// Cordic
module Cordic(clk,rst,phase_step,xin,yin,xout,yout);
parameter IN_WIDTH	= 16; 
parameter EXTRA_BITS	= 6; 
localparam WI			= IN_WIDTH;
localparam WXY			= IN_WIDTH+EXTRA_BITS; 
localparam STG			= WXY; 
input clk;
input rst; 
input signed  [31:0]    phase_step; 
input signed  [WI-1:0]  xin,yin;
output signed [WXY-1:0] xout,yout;
wire signed [31:0] atan_table [0:31];
                 assign atan_table[00] = 32'b0010_0000_0000_0000_0000_0000_0000_0000;
						assign atan_table[01] = 32'b0001_0010_1110_0100_0000_0101_0001_1110;
						assign atan_table[02] = 32'b0000_1001_1111_1011_0011_1000_0101_1011;
						assign atan_table[03] = 32'b0000_0101_0001_0001_0001_0001_1101_0100;
						assign atan_table[04] = 32'b0000_0010_1000_1011_0000_1101_0100_0011;
						assign atan_table[05] = 32'b0000_0001_0100_0101_1101_0111_1110_0001;
						assign atan_table[06] = 32'b0000_0000_1010_0010_1111_0110_0001_1110;
						assign atan_table[07] = 32'b0000_0000_0101_0001_0111_1100_0101_0101;
						assign atan_table[08] = 32'b0000_0000_0010_1000_1011_1110_0101_0011;
						assign atan_table[09] = 32'b0000_0000_0001_0100_0101_1111_0010_1111;
  ...
clock: 7.64 ns
lec_check: 0
cap_margin: 5
cell_pad_in_sites_detail_placement: 2
core_margin: 2
core_utilization: 40
cts_cluster_diameter: 51
cts_cluster_size: 18
hold_slack_margin: 0.28
min_routing_layer: met1
setup_slack_margin: -0.23
slew_margin: 15
tns_end_percent: 55
run.sh (not shown) runs the stock make flow with config.mk's settings and CLKGATE_MAP_FILE=.
The baseline failed in global routing with ODB-0269.
==> next run, changes <==
- CAP_MARGIN: 5 -> 20
- CELL_PAD_IN_SITES_DETAIL_PLACEMENT: 2 -> not set
- CORE_UTILIZATION: 40 -> 70
- CTS_CLUSTER_DIAMETER: 51 -> not set
- CTS_CLUSTER_SIZE: 18 -> 33
- HOLD_SLACK_MARGIN: 0.28 -> not set
- MIN_ROUTING_LAYER: met1 -> not set
- SETUP_SLACK_MARGIN: -0.23 -> not set
- SLEW_MARGIN: 15 -> 20
- TNS_END_PERCENT: 55 -> not set
- clock period: 7.64 -> 3.48 ns (I/O delays scaled with it)
With this change the flow produced a layout that fails on negative setup slack.
Die size fell by 43%.
Synthesized cell count stays the same.
Synthesized area is unchanged.
==> next run, changes <==
- CAP_MARGIN: 20 -> 10
- CTS_CLUSTER_DIAMETER: not set -> 28
- CTS_CLUSTER_SIZE: 33 -> not set
- SETUP_SLACK_MARGIN: not set -> 0.44
- clock period: 3.48 -> 3.52 ns (I/O delays scaled with it)
Result: This time the run died in global routing on GRT-0232; synthesized area stays the same; synthesized cell count stays the same; die size does not change.
==> next run, changes <==
- CAP_MARGIN: 10 -> 20
- CORE_UTILIZATION: 70 -> 72
- CTS_CLUSTER_DIAMETER: 28 -> not set
- CTS_CLUSTER_SIZE: not set -> 98
- SETUP_SLACK_MARGIN: 0.44 -> not set
- clock period: 3.52 -> 4.8 ns (I/O delays scaled with it)
Effect: The new run completed without violations. Die area falls by 2.8%. Synthesized area is unchanged. Synthesized cell count does not change.
==> next run, changes <==
- CORE_UTILIZATION: 72 -> 40
- CTS_CLUSTER_SIZE: 98 -> not set
- clock period: 4.8 -> 4.28 ns (I/O delays scaled with it)
What happened: The changed run finished with timing, DRC and antenna clean. Setup slack gets worse by 0.17 ns. Cell area went up by 2.7%. Clock-buffer cell count went up by 24.

---

## job 101
Cordic again, from the RTL that the note above started with.
clock: 5.0 ns
lec_check: 0
abc_area: 0
cap_margin: 20
core_aspect_ratio: 0.89
core_margin: 7
core_utilization: 30
gpl_timing_driven: 1
hold_slack_margin: 0.11
max_routing_layer: met4
min_routing_layer: met2
place_density: 0.38
slew_margin: 15
Edits applied to the flow inputs when going from job 101 to job 102:
- PLACE_DENSITY: 0.38 -> unset
- HOLD_SLACK_MARGIN: 0.11 -> unset
- CORE_UTILIZATION: 30 -> 70
- CORE_ASPECT_RATIO: 0.89 -> unset
- MAX_ROUTING_LAYER: met4 -> unset
- CORE_MARGIN: 7 -> 2
- SLEW_MARGIN: 15 -> 20
- GPL_TIMING_DRIVEN: 1 -> unset
- MIN_ROUTING_LAYER: met2 -> unset
- ABC_AREA: 0 -> unset
- the clock period (ns, I/O delays scaled along): 5.0 -> 3.56
Comparing job 101 and job 102, the one run not ending clean was job 102. | placeable core region | job 102 vs job 101 | about 60% lower |. Changes observed in job 102 relative to job 101: buffer depth of the longest clock path fell by 1, final setup TNS fell by 1.0 ns, via count fell by 28700, critical path depth rose by 10.

---

job 9128:
Starting RTL as in the previous note.
==> flow/config.mk <==
export PLATFORM = sky130hd
export DESIGN_NAME = Cordic
export DESIGN_NICKNAME = Cordic
export VERILOG_FILES = /design/flow/design.v
export SDC_FILE = /design/flow/constraint.sdc
export NUM_CORES = 4
export LEC_CHECK = 0
export ABC_AREA = 1
export CAP_MARGIN = 5
export CELL_PAD_IN_SITES_DETAIL_PLACEMENT = 0
export CELL_PAD_IN_SITES_GLOBAL_PLACEMENT = 3
export CORE_MARGIN = 2
export CORE_UTILIZATION = 40
export CTS_CLUSTER_DIAMETER = 160
export CTS_CLUSTER_SIZE = 18
export GPL_TIMING_DRIVEN = 0
export HOLD_SLACK_MARGIN = 0.28
export MAX_ROUTING_LAYER = met4
export MIN_ROUTING_LAYER = met1
export PLACE_DENSITY_LB_ADDON = 0.27
export SETUP_SLACK_MARGIN = -0.23
export SLEW_MARGIN = 35
export TNS_END_PERCENT = 55
==> flow/constraint.sdc <==
create_clock -name core_clock -period 7.64 [get_ports {clk}]
set_input_delay 1.5280 -clock core_clock [delete_from_list [all_inputs] [get_ports {clk}]]
set_output_delay 1.5280 -clock core_clock [all_outputs]
set_load 0.01 [all_outputs]
Seen in the log of job 9128: FLW-0024 during global placement, after which the run never completed.
For job 3032, these inputs were changed with respect to job 9128:
# job 9128
export LEC_CHECK = 0
export ABC_AREA = 1
export CAP_MARGIN = 5
export CELL_PAD_IN_SITES_DETAIL_PLACEMENT = 0
export CELL_PAD_IN_SITES_GLOBAL_PLACEMENT = 3
export CORE_MARGIN = 2
export CORE_UTILIZATION = 40
export CTS_CLUSTER_DIAMETER = 160
export CTS_CLUSTER_SIZE = 18
export GPL_TIMING_DRIVEN = 0
export HOLD_SLACK_MARGIN = 0.28
export MAX_ROUTING_LAYER = met4
export MIN_ROUTING_LAYER = met1
export PLACE_DENSITY_LB_ADDON = 0.27
export SETUP_SLACK_MARGIN = -0.23
export SLEW_MARGIN = 35
export TNS_END_PERCENT = 55
create_clock -name core_clock -period 7.64 [get_ports {clk}]
# job 3032
export LEC_CHECK = 0
export CAP_MARGIN = 10
export CORE_MARGIN = 2
export CORE_UTILIZATION = 72
export MAX_ROUTING_LAYER = met4
export SETUP_SLACK_MARGIN = -0.33
export SLEW_MARGIN = 20
create_clock -name core_clock -period 3.36 [get_ports {clk}]
Findings:
In job 3032 the implementation completed, yet the final layout does not meet the checks, the culprit being setup timing.
Going from job 9128 to job 3032, xor and xnor area share after synthesis went up by 5.7 points, post-synthesis average cell area went up by 36%, post-synth design cell area went down by 25,000 sq um, number of cell instances after yosys synthesis went down by 8,392.
Job 9128 → job 3032: proportion of synthesized chip area in sequential cells higher; compound-cell area share of the yosys netlist higher; area fraction in and, or, nand and nor cells after synthesis lower.

---

== v34 ==
Cordic again, from the RTL that the note above started with.
Settings: LEC_CHECK=0, ABC_AREA=0, CAP_MARGIN=20, CELL_PAD_IN_SITES_GLOBAL_PLACEMENT=3, CORE_ASPECT_RATIO=0.95, CORE_MARGIN=8, CORE_UTILIZATION=24, CTS_CLUSTER_SIZE=79, GPL_TIMING_DRIVEN=0, MAX_ROUTING_LAYER=met5, MIN_ROUTING_LAYER=met1, SETUP_SLACK_MARGIN=0.65, SLEW_MARGIN=40, TNS_END_PERCENT=35; clock period 4.6 ns.
Input-level comparison between v37 and v34:
# v34
export LEC_CHECK = 0
export ABC_AREA = 0
export CAP_MARGIN = 20
export CELL_PAD_IN_SITES_GLOBAL_PLACEMENT = 3
export CORE_ASPECT_RATIO = 0.95
export CORE_MARGIN = 8
export CORE_UTILIZATION = 24
export CTS_CLUSTER_SIZE = 79
export GPL_TIMING_DRIVEN = 0
export MAX_ROUTING_LAYER = met5
export MIN_ROUTING_LAYER = met1
export SETUP_SLACK_MARGIN = 0.65
export SLEW_MARGIN = 40
export TNS_END_PERCENT = 35
create_clock -name core_clock -period 4.6 [get_ports {clk}]
# v37
export LEC_CHECK = 0
export ABC_AREA = 0
export CAP_MARGIN = 20
export CELL_PAD_IN_SITES_GLOBAL_PLACEMENT = 3
export CORE_ASPECT_RATIO = 1.97
export CORE_MARGIN = 8
export CORE_UTILIZATION = 15
export CTS_CLUSTER_SIZE = 79
export GPL_TIMING_DRIVEN = 0
export MAX_ROUTING_LAYER = met5
export MIN_ROUTING_LAYER = met1
export SETUP_SLACK_MARGIN = 0.92
export SLEW_MARGIN = 40
export TNS_END_PERCENT = 25
create_clock -name core_clock -period 4.6 [get_ports {clk}]
==> comparison <==
From v34 to v37 the numbers moved as follows: count of instances resized after the clock tree is built saw an increase, design area has increased.
When v37 is measured against v34, its wire length turns out 53 mm higher.
Synthesis-to-finish area growth ends up higher on v37.
For v37, the critical path capture point was X[7][20], unlike v34, where it was X[8][20].
Count of inserted tapcells of v37 exceeds that of v34 by more than half.
Core outline area: v37 higher than v34
Between v37 and v34, the post-route worst hold slack does not differ in any meaningful way.

---

Setup of v57:
Cordic again, from the RTL that the note above started with.
Design Cordic, start of the top module:
module Cordic(clk,rst,phase_step,xin,yin,xout,yout);
parameter IN_WIDTH	= 16; 
parameter EXTRA_BITS	= 6; 
localparam WI			= IN_WIDTH;
localparam WXY			= IN_WIDTH+EXTRA_BITS; 
localparam STG			= WXY; 
input clk;
input rst; 
input signed  [31:0]    phase_step; 
input signed  [WI-1:0]  xin,yin;
output signed [WXY-1:0] xout,yout;
wire signed [31:0] atan_table [0:31];
                 assign atan_table[00] = 32'b0010_0000_0000_0000_0000_0000_0000_0000;
						assign atan_table[01] = 32'b0001_0010_1110_0100_0000_0101_0001_1110;
						assign atan_table[02] = 32'b0000_1001_1111_1011_0011_1000_0101_1011;
						assign atan_table[03] = 32'b0000_0101_0001_0001_0001_0001_1101_0100;
						assign atan_table[04] = 32'b0000_0010_1000_1011_0000_1101_0100_0011;
						assign atan_table[05] = 32'b0000_0001_0100_0101_1101_0111_1110_0001;
						assign atan_table[06] = 32'b0000_0000_1010_0010_1111_0110_0001_1110;
						assign atan_table[07] = 32'b0000_0000_0101_0001_0111_1100_0101_0101;
						assign atan_table[08] = 32'b0000_0000_0010_1000_1011_1110_0101_0011;
						assign atan_table[09] = 32'b0000_0000_0001_0100_0101_1111_0010_1111;
						assign atan_table[10] = 32'b0000_0000_0000_1010_0010_1111_1001_1000;
						assign atan_table[11] = 32'b0000_0000_0000_0101_0001_0111_1100_1100;
						assign atan_table[12] = 32'b0000_0000_0000_0010_1000_1011_1110_0110;
						assign atan_table[13] = 32'b0000_0000_0000_0001_0100_0101_1111_0011;
						assign atan_table[14] = 32'b0000_0000_0000_0000_1010_0010_1111_1010;
  ...
make LEC_CHECK=0 CAP_MARGIN=0 CORE_MARGIN=2 CORE_UTILIZATION=70 CTS_CLUSTER_DIAMETER=42 SETUP_SLACK_MARGIN=0.35 SLEW_MARGIN=5 finish   # period 3.66 ns
v57: flow complete, layout not clean; failing: max-capacitance violations, max-slew violations, negative setup slack
What v25 does differently from v57 at the input level:
- swapping 0 for 40 in CAP_MARGIN
- swapping 0.35 for 1.07 in SETUP_SLACK_MARGIN
- putting PLACE_DENSITY_LB_ADDON at 0.01 where nothing was set
- swapping 5 for 40 in SLEW_MARGIN
- swapping 3.66 for 3.75 in the clock period (ns, I/O delays scaled along)
==> results <==
- Of v57 and v25, none finishes clean.
- From the logs: v57 reached the end of the flow and failed the layout checks with max-capacitance violations, max-slew violations, negative setup slack.
- v57 ended up with X[21][17] as its capture point of the worst path; v25 ended up with Y[14][11].
- Summary of v25 over v57: global placer's final weighted congestion +2.5%; met1 layer wirelength in the final routing -2700 um.
Edits applied to the flow inputs when going from v25 to v21:
- CTS_CLUSTER_DIAMETER: 42 -> unset
- CAP_MARGIN: 40 -> 5
- SETUP_SLACK_MARGIN: 1.07 -> 0.4
- SLEW_MARGIN: 40 -> 20
- PLACE_DENSITY_LB_ADDON: 0.01 -> unset
- the clock period (ns, I/O delays scaled along): 3.75 -> 3.55
- v21 -> v25: H-tree depth delta 0, exact match
- Post-placement setup slack: v21 vs v25 down 170 ps
- Total of buffers placed on input and output ports essentially unchanged between v21 and v25.
- Xor/xnor share of the synthesized area came out exactly the same in v21 and v25.
- Re post-synthesis async set-or-reset flop share: no difference whatsoever between v21 and v25.
- Ran to the end and failed final checks on negative setup slack: v25.
- Status(v21) = ERROR, stage = global routing
- Lower number of instances resized during post-cts repair among v21 and v25: v25
- Lower number of setup buffers added after CTS among v21 and v25: v21
Modified inputs, v32 compared to v21
- CTS_CLUSTER_DIAMETER newly set to 42
- SETUP_SLACK_MARGIN changed from 0.4 to 1.07
- CAP_MARGIN changed from 5 to 0
- the clock period (ns, I/O delays scaled along) changed from 3.55 to 3.75
==> comparison <==
Sequential area share after synthesis: v32 vs v21 identical. Higher final weighted congestion in routability-driven placement among v32 and v21: v21. Complete run, failing final checks: v32, reason negative setup slack. Going from v21 to v32, synthesized cell count about even; post-place setup slack fell 69 ps; post-cts resize count fell 157; post-synth design cell area about even.
